==> run a: inputs <==
// TCAM_TOP
module TCAM_TOP (
        input                   CLK
       ,input                   RESET
       ,input                   SEARCH
       ,input                   SETTING
       ,input   [DATA_BITS-1:0] KEY
       ,input   [IDWID-1:0]     SETTING_ID
       ,input   [MASKWID-1:0]   SETTING_MASKID
       ,input   [IDWID-1:0]     SETTING_PRIORITY
       ,output  [IDWID-1:0]     RULEID
       ,output                  SETTING_COMPLETE
       ,output                  SEARCH_COMPLETE
       ,output                  MISMATCH
       ,input                     DDR3_AVL_INIT
       ,input   [SDRAM_DATA-1:0]  DDR3_AVL_READDATA
       ,input                     DDR3_AVL_WAITREQUEST
       ,input                     DDR3_AVL_READDATAVALID
       ,output                    DDR3_AVL_READ
       ,output                    DDR3_AVL_WRITE
       ,output  [SDRAM_ADDR-1:0]  DDR3_AVL_ADDRESS
       ,output  [SDRAM_DATA-1:0]  DDR3_AVL_WRITEDATA
       ,output                    DDR3_AVL_BURSTCOUNT
       ,output                    DDR3_AVL_INITCOMPLETE
	);
  ...
export LEC_CHECK = 0
export CAP_MARGIN = 35
export CORE_MARGIN = 2
export CORE_UTILIZATION = 72
export CTS_CLUSTER_DIAMETER = 54
export CTS_CLUSTER_SIZE = 17
export HOLD_SLACK_MARGIN = 0.1
export PLACE_DENSITY = 0.42
export SETUP_SLACK_MARGIN = 0.93
export SLEW_MARGIN = 15
create_clock -name core_clock -period 3.12 [get_ports {CLK}]
run.sh (not shown) runs the stock make flow with config.mk's settings and CLKGATE_MAP_FILE=.
==> run b: changes against run a <==
==> flow/config.mk (replaced) <==
export PLATFORM = sky130hd
export DESIGN_NAME = TCAM_TOP
export DESIGN_NICKNAME = TCAM_TOP
export VERILOG_FILES = /design/flow/design.v
export SDC_FILE = /design/flow/constraint.sdc
export NUM_CORES = 4
export LEC_CHECK = 0
export CAP_MARGIN = 20
export CORE_MARGIN = 2
export CORE_UTILIZATION = 72
export CTS_CLUSTER_DIAMETER = 119
export CTS_CLUSTER_SIZE = 10
export PLACE_DENSITY_LB_ADDON = 0.0
export SETUP_SLACK_MARGIN = 0.89
export SLEW_MARGIN = 40
==> qor summary <==
| item | run a | run b |
|---|---|---|
| Outcome | complete, no violations | complete, but fails checks |
| Layout check failures | - | antenna violations |
| Via count of the first global-routing pass | 56,600 | 60,900 |
| Placed Cells incl. Taps | 9,130 | 9,122 |
| Placer Congestion | 0.853 | 0.834 |
| Maximum clock frequency | 454 MHz | 436 MHz |
| Combinational power share | 5.1% | 4.5% |
| CTS H-Tree Depth | 4 | 5 |
| Clock net power | 27,600 uW | 38,200 uW |
| Met2 usage in global routing | 51.0% | 55.4% |
| Multi-input gate share of the layout cell area | 20.2% | 19.6% |
| Post-synthesis to final-layout area growth | 14.8% | 18.7% |
| Fin cells | 9,578 | 9,826 |
| Ratio of routed vias to standard cells | 5.66 | 5.72 |
| Maximum number of pins on one net before global-route repair | 173 | 150 |
| Final worst clock skew | 0.0283 ns | 0.0466 ns |
| Worst hold endpoint | TCAM_TOP_INST.key_sync1[10] | TCAM_TOP_INST.key_sync1[49] |
| Clock buf/inv share | 5.52% | 8.51% |
| Portion of total power attributed to the clock network | 36.0% | 43.7% |
| Detailed-placement wirelength estimate | 146 mm | 146 mm |

========
==> run F: inputs <==
TCAM_TOP again, from the RTL that the note above started with.
clock: 4.66 ns
lec_check: 0
abc_area: 0
cap_margin: 20
cell_pad_in_sites_detail_placement: 2
core_margin: 10
core_utilization: 65
cts_cluster_diameter: 307
cts_cluster_size: 48
gpl_routability_driven: 0
gpl_timing_driven: 0
max_routing_layer: met5
min_routing_layer: met2
place_density: 0.49
setup_slack_margin: 0.1
slew_margin: 20
==> run R: changes against run F <==
Settings changed: ABC_AREA 0 to unset, CELL_PAD_IN_SITES_DETAIL_PLACEMENT 2 to unset, CORE_MARGIN 10 to 2, CORE_UTILIZATION 65 to 58, CTS_CLUSTER_DIAMETER 307 to unset, CTS_CLUSTER_SIZE 48 to unset, GPL_ROUTABILITY_DRIVEN 0 to unset, GPL_TIMING_DRIVEN 0 to unset, MAX_ROUTING_LAYER met5 to unset, MIN_ROUTING_LAYER met2 to unset, PLACE_DENSITY 0.49 to unset, SETUP_SLACK_MARGIN 0.1 to unset.
==> flow/constraint.sdc (replaced) <==
create_clock -name core_clock -period 9.77 [get_ports {CLK}]
set_input_delay 1.9540 -clock core_clock [delete_from_list [all_inputs] [get_ports {CLK}]]
set_output_delay 1.9540 -clock core_clock [all_outputs]
set_load 0.01 [all_outputs]
==> flow_summary.yaml <==
# yosys + openroad results
floorplan:
  die_y_um: 427.4
  die-area_um2: 182600
  placementRows: 155
  die_w_um: 427.4
  fp_util: 0.5833
outcome:
  outcome: "timing/DRC/antenna clean"
place:
  io_buffers: 585
(the above is from run R)
==> flow_summary.yaml <==
# implementation run metrics
yosys:
  synthMuxAreaShare: 0.1424
  async_flop_share: 0.7029
  synth_area_um2: 104000
floorplan:
  io_pins: 739
  placementRows: 146
  die_y_um: 419.9
  die-area_um2: 176300
  fp_util: 0.6549
  die_w_um: 419.9
outcome:
  stop_error: "Error: detail_place.tcl, 38 bad optional access"
  outcome: "aborted with a tool error"
  haltStage: "3_5_place_dp"
place:
  io_buffers: 583
(the above is from run F)

========
==> nickel <==
Starting RTL as in the previous note.
Settings: LEC_CHECK=0, CAP_MARGIN=20, CORE_MARGIN=2, CORE_UTILIZATION=72, CTS_CLUSTER_SIZE=70, PLACE_DENSITY_LB_ADDON=0.0, SETUP_SLACK_MARGIN=1.42, SLEW_MARGIN=20; clock period 5.35 ns.
==> inputs of tundra, as changes to nickel <==
--- a/flow/config.mk
+++ b/flow/config.mk
@@ -7,8 +7,6 @@
 export LEC_CHECK = 0
 export CAP_MARGIN = 20
 export CORE_MARGIN = 2
-export CORE_UTILIZATION = 72
-export CTS_CLUSTER_SIZE = 70
-export PLACE_DENSITY_LB_ADDON = 0.0
-export SETUP_SLACK_MARGIN = 1.42
+export CORE_UTILIZATION = 40
+export SETUP_SLACK_MARGIN = 0.73
 export SLEW_MARGIN = 20
==> flow/constraint.sdc (replaced) <==
create_clock -name core_clock -period 5.62 [get_ports {CLK}]
set_input_delay 1.1240 -clock core_clock [delete_from_list [all_inputs] [get_ports {CLK}]]
set_output_delay 1.1240 -clock core_clock [all_outputs]
set_load 0.01 [all_outputs]
==> inputs of amber, as changes to nickel <==
--- a/flow/config.mk
+++ b/flow/config.mk
@@ -7,8 +7,7 @@
 export LEC_CHECK = 0
 export CAP_MARGIN = 20
 export CORE_MARGIN = 2
-export CORE_UTILIZATION = 72
-export CTS_CLUSTER_SIZE = 70
-export PLACE_DENSITY_LB_ADDON = 0.0
-export SETUP_SLACK_MARGIN = 1.42
+export CORE_UTILIZATION = 70
+export CTS_CLUSTER_DIAMETER = 204
+export SETUP_SLACK_MARGIN = 0.86
 export SLEW_MARGIN = 20
==> flow/constraint.sdc (replaced) <==
create_clock -name core_clock -period 3.33 [get_ports {CLK}]
set_input_delay 0.6660 -clock core_clock [delete_from_list [all_inputs] [get_ports {CLK}]]
set_output_delay 0.6660 -clock core_clock [all_outputs]
set_load 0.01 [all_outputs]
==> results.cfg <==
; flow metrics
[power]
power_switching_uw = 17230
power-per-cell-area_nw_per_um2 = 653.8

[setup_path]
start_to_end_type_of_the_worst_setup_path = flop to output port
timing.critical_path.cells = clkdlybuf4s50_1
reg2regPathDepth = 7
rr_startpoint = SDRAM_CONTROLLER_INST.AVM_M0_ADDRESS[0]

[grt]
antenna_found_initial = 20
grt_pass1_wl_microns = 355300

[routing]
wl_met1_microns = 94920

[finish]
sh_seq_area = 0.6356

[timing]
setup_ws_ns = 0.9064

[status]
outcome = complete, no violations
-- figures above: amber

==> results.cfg <==
; flow metrics
[setup_path]
timing.critical_path.cells = clkdlybuf4s50_1, nor2_1, clkdlybuf4s50_1
rr_startpoint = SDRAM_CONTROLLER_INST.AVM_M0_ADDRESS[0]
start_to_end_type_of_the_worst_setup_path = input pin to output port
reg2regPathDepth = 6

[power]
power_switching_uw = 10610

[finish]
sh_seq_area = 0.6274

[grt]
grt_pass1_wl_microns = 362500

[status]
outcome = complete, no violations

[routing]
wl_met1_microns = 111800
-- figures above: tundra

==> results.cfg <==
; flow metrics
[status]
outcome = complete, no violations

[setup_path]
rr_startpoint = TCAM_TOP_INST.MASK_ENGINE_INST.ro_mask_complete
critPathMaxStageDelay_ns = 0.73
start_to_end_type_of_the_worst_setup_path = input pin to output port
timing.critical_path.cells = clkdlybuf4s50_1, nor2b_1, clkdlybuf4s50_1
reg2regPathDepth = 4

[routing]
wl_met1_microns = 93830

[grt]
grt_pass1_wl_microns = 357200
antenna_found_initial = 26

[timing]
setup_ws_ns = 1.546

[finish]
sh_seq_area = 0.6404

[job]
stage_log_warnings = 130

[power]
power_switching_uw = 10860

[clock_tree]
post_cts_resize_count = 0
-- figures above: nickel


========
==> inputs of 05-15 <==
TCAM_TOP again, from the RTL that the note above started with.
clock: 4.66 ns
lec_check: 0
abc_area: 0
cap_margin: 20
cell_pad_in_sites_detail_placement: 2
cell_pad_in_sites_global_placement: 2
core_margin: 10
core_utilization: 65
cts_cluster_diameter: 307
cts_cluster_size: 48
gpl_routability_driven: 0
gpl_timing_driven: 0
max_routing_layer: met5
min_routing_layer: met1
place_density: 0.49
setup_slack_margin: 0.1
slew_margin: 20
==> inputs of 03-25, as changes to 05-15 <==
- ABC_AREA: 0 -> 1
- CELL_PAD_IN_SITES_DETAIL_PLACEMENT: 2 -> default
- CELL_PAD_IN_SITES_GLOBAL_PLACEMENT: 2 -> default
- CORE_MARGIN: 10 -> 2
- CORE_UTILIZATION: 65 -> 60
- CTS_CLUSTER_DIAMETER: 307 -> default
- CTS_CLUSTER_SIZE: 48 -> 57
- GPL_ROUTABILITY_DRIVEN: 0 -> 1
- GPL_TIMING_DRIVEN: 0 -> default
- MAX_ROUTING_LAYER: met5 -> met4
- MIN_ROUTING_LAYER: met1 -> default
- PLACE_DENSITY: 0.49 -> default
- SETUP_SLACK_MARGIN: 0.1 -> default
==> flow/constraint.sdc (replaced) <==
create_clock -name core_clock -period 2.15 [get_ports {CLK}]
set_input_delay 0.4300 -clock core_clock [delete_from_list [all_inputs] [get_ports {CLK}]]
set_output_delay 0.4300 -clock core_clock [all_outputs]
set_load 0.01 [all_outputs]
==> inputs of 10-21, as changes to 05-15 <==
- ABC_AREA: 0 -> 1
- CELL_PAD_IN_SITES_DETAIL_PLACEMENT: 2 -> default
- CELL_PAD_IN_SITES_GLOBAL_PLACEMENT: 2 -> default
- CTS_CLUSTER_DIAMETER: 307 -> default
- CTS_CLUSTER_SIZE: 48 -> default
- GPL_ROUTABILITY_DRIVEN: 0 -> 1
- GPL_TIMING_DRIVEN: 0 -> default
- MAX_ROUTING_LAYER: met5 -> met4
- MIN_ROUTING_LAYER: met1 -> default
- PLACE_DENSITY: 0.49 -> default
==> flow/constraint.sdc (replaced) <==
create_clock -name core_clock -period 3.49 [get_ports {CLK}]
set_input_delay 0.6980 -clock core_clock [delete_from_list [all_inputs] [get_ports {CLK}]]
set_output_delay 0.6980 -clock core_clock [all_outputs]
set_load 0.01 [all_outputs]
==> results_dict.tcl <==
# implementation run metrics
set metrics [dict create \
    status "aborted with a tool error" \
    lastStage "3_5_place_dp" \
    error "Error: detail_place.tcl, 38 bad optional access" \
    avgSynthCellArea_um2 15.3 \
    die-area_um2 176000 \
    top_area_frac 0.546 \
    die_y_um 420 \
    synth_cells 6811 \
    row_count 146 \
    aoi_share 0.0202 \
    xor_share 0.0125 \
    synth_top_cell_by_count "dfrtp_1" \
    mux_share 0.142 \
    synth_stat.cells 6811 \
]
# the run above: 05-15

==> results_dict.tcl <==
# implementation run metrics
set metrics [dict create \
    die_y_um 418 \
    xor_share 0.0106 \
    aoi_share 0.0573 \
    status "complete, no violations" \
    top_area_frac 0.552 \
    synth_top_cell_by_count "nand2_1" \
    synth_stat.cells 8832 \
    die-area_um2 175000 \
    avgSynthCellArea_um2 11.6 \
]
# the run above: 10-21

==> results_dict.tcl <==
# implementation run metrics
set metrics [dict create \
    xor_share 0.0106 \
    mux_share 0 \
    avgSynthCellArea_um2 11.6 \
    aoi_share 0.0573 \
    status "complete, no violations" \
    synth_stat.cells 8832 \
    synth_top_cell_by_count "nand2_1" \
    die_y_um 418 \
    synth_cells 8832 \
    die-area_um2 175000 \
]
# the run above: 03-25


========
==> job 4912 <==
Starting RTL as in the previous note.
export LEC_CHECK = 0
export ABC_AREA = 0
export CAP_MARGIN = 20
export CORE_ASPECT_RATIO = 0.6
export CORE_MARGIN = 9
export CORE_UTILIZATION = 40
export CTS_CLUSTER_SIZE = 99
export MAX_ROUTING_LAYER = met5
export MIN_ROUTING_LAYER = met2
export SLEW_MARGIN = 10
create_clock -name core_clock -period 10.0 [get_ports {CLK}]
==> inputs of job 9625, as changes to job 4912 <==
==> flow/config.mk (replaced) <==
export PLATFORM = sky130hd
export DESIGN_NAME = TCAM_TOP
export DESIGN_NICKNAME = TCAM_TOP
export VERILOG_FILES = /design/flow/design.v
export SDC_FILE = /design/flow/constraint.sdc
export NUM_CORES = 4
export LEC_CHECK = 0
export ABC_AREA = 1
export CAP_MARGIN = 20
export CORE_MARGIN = 2
export CORE_UTILIZATION = 72
export CTS_CLUSTER_DIAMETER = 358
export CTS_CLUSTER_SIZE = 10
export SETUP_SLACK_MARGIN = 0.92
export SLEW_MARGIN = 20
==> flow/constraint.sdc (replaced) <==
create_clock -name core_clock -period 3.12 [get_ports {CLK}]
set_input_delay 0.6240 -clock core_clock [delete_from_list [all_inputs] [get_ports {CLK}]]
set_output_delay 0.6240 -clock core_clock [all_outputs]
set_load 0.01 [all_outputs]
==> comparison <==
Between job 4912 and job 9625, the lower clock power is in job 4912 (gap about 70%, measured against job 9625).
Against job 4912, the core utilization of job 9625 is higher by 37 points.
Against job 9625, the cell count of job 4912 is lower by about 4.5%.
In total power, job 9625 is at 3.2 times the value of job 4912.
Combinational power: job 4912 is smaller than job 9625 (about 70%).
Hold slack: job 4912 is higher than job 9625 (0.19 ns).
==> figures <==
Die width: job 4912 676 µm; job 9625 382 µm
Iteration tally of the first detailed-router pass: job 4912 7; job 9625 6
Multi-Input Combinational: job 4912 3226; job 9625 4489
Number of nets in the finished design: job 4912 7919; job 9625 9988
Capture point of the worst path: job 4912 SETTING_COMPLETE; job 9625 DDR3_AVL_WRITE
Number of standard cells in the layout, taps in and fillers out: job 4912 11200; job 9625 11700
Outcome: job 4912 timing/DRC/antenna clean; job 9625 timing/DRC/antenna clean
Post-cts resize count: job 4912 0; job 9625 683
Global routing usage on met2: job 4912 30.3%; job 9625 59.4%
Final Power: job 4912 0.0271 W; job 9625 0.0877 W
Met2 Routed Length: job 4912 131 mm; job 9625 130 mm
Invs w/o clock: job 4912 36; job 9625 708
Xor/xnor share: job 4912 1.25%; job 9625 1.06%
Total cell area at the placement stage: job 4912 113000 µm²; job 9625 111000 µm²

========
==> job 5790: inputs <==
TCAM_TOP again, from the RTL that the note above started with.
==> flow/config.mk <==
export PLATFORM = sky130hd
export DESIGN_NAME = TCAM_TOP
export DESIGN_NICKNAME = TCAM_TOP
export VERILOG_FILES = /design/flow/design.v
export SDC_FILE = /design/flow/constraint.sdc
export NUM_CORES = 4
export LEC_CHECK = 0
export CAP_MARGIN = 20
export CORE_MARGIN = 2
export CORE_UTILIZATION = 15
export CTS_CLUSTER_DIAMETER = 318
export GPL_ROUTABILITY_DRIVEN = 1
export MIN_ROUTING_LAYER = met2
export PLACE_DENSITY_LB_ADDON = 0.15
export SLEW_MARGIN = 35
==> flow/constraint.sdc <==
create_clock -name core_clock -period 3.43 [get_ports {CLK}]
set_input_delay 0.6860 -clock core_clock [delete_from_list [all_inputs] [get_ports {CLK}]]
set_output_delay 0.6860 -clock core_clock [all_outputs]
set_load 0.01 [all_outputs]
==> job 2813 (differences from job 5790) <==
Settings changed: ABC_AREA set to 1, CORE_UTILIZATION 15 to 56, CTS_CLUSTER_DIAMETER 318 to not set, MAX_ROUTING_LAYER set to met4, MIN_ROUTING_LAYER met2 to not set, PLACE_DENSITY_LB_ADDON 0.15 to 0.01, SETUP_SLACK_MARGIN set to 0.58, SLEW_MARGIN 35 to 20.
==> flow/constraint.sdc (replaced) <==
create_clock -name core_clock -period 2.0 [get_ports {CLK}]
set_input_delay 0.4000 -clock core_clock [delete_from_list [all_inputs] [get_ports {CLK}]]
set_output_delay 0.4000 -clock core_clock [all_outputs]
set_load 0.01 [all_outputs]
==> job 9184 (differences from job 5790) <==
Settings changed: CORE_UTILIZATION 15 to 70, CTS_CLUSTER_DIAMETER 318 to not set, GPL_ROUTABILITY_DRIVEN 1 to not set, MIN_ROUTING_LAYER met2 to not set, PLACE_DENSITY_LB_ADDON 0.15 to not set, SETUP_SLACK_MARGIN set to 0.72, SLEW_MARGIN 35 to 20.
==> flow/constraint.sdc (replaced) <==
create_clock -name core_clock -period 3.12 [get_ports {CLK}]
set_input_delay 0.6240 -clock core_clock [delete_from_list [all_inputs] [get_ports {CLK}]]
set_output_delay 0.6240 -clock core_clock [all_outputs]
set_load 0.01 [all_outputs]
==> reports/summary.txt <==
yosys cell count - 6,811
CP endpoint - DDR3_AVL_READ
status - finished clean
clock network area share - 8.138%
setup ws final - 779.0 ps
Reg2Reg Depth - 7
Syn Inst Count - 6,811
maximum vdd ir drop - 620.4 uV
Source of the figures above: job 9184

==> reports/summary.txt <==
endpoints failing setup - 53
CP endpoint - DDR3_AVL_WRITEDATA[20]
status - finished with violations
layout check failures - negative setup slack
Syn Inst Count - 8,832
setup ws final - -105.8 ps
Source of the figures above: job 2813

==> reports/summary.txt <==
CTS tree - yes
status - finished clean
Reg2Reg Depth - 7
CP endpoint - DDR3_AVL_WRITE
clock network area share - 9.643%
yosys cell count - 6,811
maximum vdd ir drop - 502.5 uV
Source of the figures above: job 5790

No activity file was given, so power comes from the tool's default toggle rates.
